## axis_matmul2x2
module axis_matmul2x2(
    input                       clk             ,
    input                       rst             ,
    input                       s_axis_tvalid   ,
    input     [31 : 0]          s_axis_tdata    ,
    input                       s_axis_tlast    ,
    output                      s_axis_tready   ,
    output                      m_axis_tvalid   ,
    output    [31 : 0]          m_axis_tdata    ,
    output                      m_axis_tlast    ,
    input                       m_axis_tready   
);
Settings: LEC_CHECK=0, ABC_AREA=1, CAP_MARGIN=20, CORE_ASPECT_RATIO=1.34, CORE_MARGIN=2, CORE_UTILIZATION=72, CTS_CLUSTER_DIAMETER=133, CTS_CLUSTER_SIZE=10, PLACE_DENSITY=0.45, SLEW_MARGIN=20, TNS_END_PERCENT=5; clock period 4.1 ns.
run.sh (not shown) runs the stock make flow with config.mk's settings and CLKGATE_MAP_FILE=.
The baseline reached the layout checks and failed them: negative setup slack.
Then changed:
CORE_ASPECT_RATIO = not set   (was 1.34)
CTS_CLUSTER_DIAMETER = not set   (was 133)
CTS_CLUSTER_SIZE = not set   (was 10)
PLACE_DENSITY = 0.79   (was 0.45)
TNS_END_PERCENT = not set   (was 5)
clock period = 6.5 ns   (was 4.1 ns; I/O delays follow)
After rerunning:
- The changed run completed and failed the layout checks on negative setup slack
- die size hardly moves
- worst hold slack gets better by 4.6 ps
- final cell count drops slightly
- final area drops slightly
- worst setup slack gets better by 2300 ps
- routed wire length drops slightly
- synthesized area does not change
- first-iteration DRC count climbs by about a fifth
- global-route usage drops by 0.79 points
Then changed:
ABC_AREA = not set   (was 1)
CORE_UTILIZATION = 65   (was 72)
PLACE_DENSITY = not set   (was 0.79)
clock period = 3.98 ns   (was 6.5 ns; I/O delays follow)
After rerunning:
- The new run finished with negative setup slack left
- routed wire length falls by 9.6%
- via count falls by 10%
- count of clock-buffer cells in the layout rises by 2
- design area rises by 4.4%
- worst setup slack loses 2400 ps
- die size rises by 13%
- sequential power rises by 74%
- synthesized cell count falls by 12%
- hold slack stays flat
- core utilization falls by 6.2 points
Then changed:
ABC_AREA = 1   (was not set)
CAP_MARGIN = 0   (was 20)
CORE_UTILIZATION = 72   (was 65)
CTS_CLUSTER_DIAMETER = 28   (was not set)
CTS_CLUSTER_SIZE = 91   (was not set)
HOLD_SLACK_MARGIN = 0.29   (was not set)
PLACE_DENSITY_LB_ADDON = 0.14   (was not set)
SETUP_SLACK_MARGIN = 0.81   (was not set)
Effect:
- The new run reached the layout checks and failed them: negative setup slack
- non-clock buffer count climbs by 8
- global-route usage came out higher by 22 points
- total power rose by 24%
- count of clock-buffer cells in the layout goes up by 16
- worst setup slack degrades by 570 ps
- clock power increases by 70%
- utilization climbs by 14 points
- sequential share of layout area goes down by 1.7 points
- register-to-register slack loses 570 ps
- hold slack is worse by 4.2 ps
- routed wire length rose by 100%
Then changed:
CAP_MARGIN = 20   (was 0)
CTS_CLUSTER_DIAMETER = not set   (was 28)
CTS_CLUSTER_SIZE = 49   (was 91)
PLACE_DENSITY = 0.79   (was not set)
PLACE_DENSITY_LB_ADDON = not set   (was 0.14)
SETUP_SLACK_MARGIN = not set   (was 0.81)
clock period = 4.82 ns   (was 3.98 ns; I/O delays follow)
What happened: The changed run finished but fails on negative setup slack. Synthesized cell count does not change. Power fell by well over a third. Synthesized area is unchanged. Final cell count falls by a few percent. First-iteration DRC count went down by well over a third. Maximum frequency went up by a little under a tenth. Combinational power decreases by well over a third. Clock-buffer cell count is lower by 23. Clock skew is lower by 32 ps. Register-to-register slack improved by 1400 ps. Routed wire length went down by well over a third.
Then changed:
ABC_AREA = not set   (was 1)
CTS_CLUSTER_SIZE = not set   (was 49)
HOLD_SLACK_MARGIN = not set   (was 0.29)
PLACE_DENSITY = not set   (was 0.79)
clock period = 9.59 ns   (was 4.82 ns; I/O delays follow)
=> With this change the flow ran to the end with no violations. Sequential power goes down by well over a third. Die area goes up by a few percent. Hold slack barely changes. Final cell count shrinks by roughly a tenth.


axis_matmul2x2 again, from the RTL that the note above started with.
Settings: LEC_CHECK=0, ABC_AREA=1, CAP_MARGIN=20, CORE_MARGIN=2, CORE_UTILIZATION=72, CTS_CLUSTER_SIZE=49, HOLD_SLACK_MARGIN=-0.1, PLACE_DENSITY=0.79, SETUP_SLACK_MARGIN=0.39, SLEW_MARGIN=20; clock period 4.82 ns.
The first run completed, yet does not pass: negative setup slack.
Then changed:
Settings changed: HOLD_SLACK_MARGIN -0.1 to 0.29, PLACE_DENSITY 0.79 to not set, PLACE_DENSITY_LB_ADDON set to 0.08, SETUP_SLACK_MARGIN 0.39 to -0.24.
Clock period 4.82 ns to 4.1 ns, I/O delays scaled along.
=>
- The changed run finished but failed the layout checks on negative setup slack
- sequential power grows by 18%
- clock-buffer cell count grows by 8
- power grows by 14%
- wire length grows by 9.4%
- worst setup slack got worse by 760 ps
- core utilization shrinks by 0.15 points
- clock skew shrinks by 4.1 ps
- synthesized area is unchanged
- die area is unchanged
- critical path depth stays the same
- synthesized cell count does not change
Then changed:
Settings changed: CTS_CLUSTER_SIZE 49 to not set, HOLD_SLACK_MARGIN 0.29 to not set, PLACE_DENSITY_LB_ADDON 0.08 to 0.19, SETUP_SLACK_MARGIN -0.24 to not set.
Clock period 4.1 ns to 4.77 ns, I/O delays scaled along.
After rerunning: The changed run reached the layout checks and failed them: negative setup slack; wire length came out lower by 6.7%; count of clock-buffer cells in the layout came out lower by 8; clock skew is about the same; hold slack hardly moves; non-clock buffer count came out lower by 9; sequential power came out lower by 14%; worst setup slack improves by 720 ps; fmax came out higher by 0.79%.
Then changed:
Settings changed: ABC_AREA 1 to not set, CORE_UTILIZATION 72 to 58, PLACE_DENSITY_LB_ADDON 0.19 to not set.
Clock period 4.77 ns to 4.11 ns, I/O delays scaled along.
Result: The new run finished but fails on negative setup slack. Sequential power went up by about 23%. Clock power increases by 22%. Combinational power grows by 46%. Total power went up by about 27%. Hold slack is better by 8.4 ps. Synthesized cell count went down by 12%. Maximum frequency grows by 1.2%. Clock-buffer cell count climbs by 10. Critical path depth is unchanged.
Power figures rest on the tool's default switching activity, not on a simulated workload.
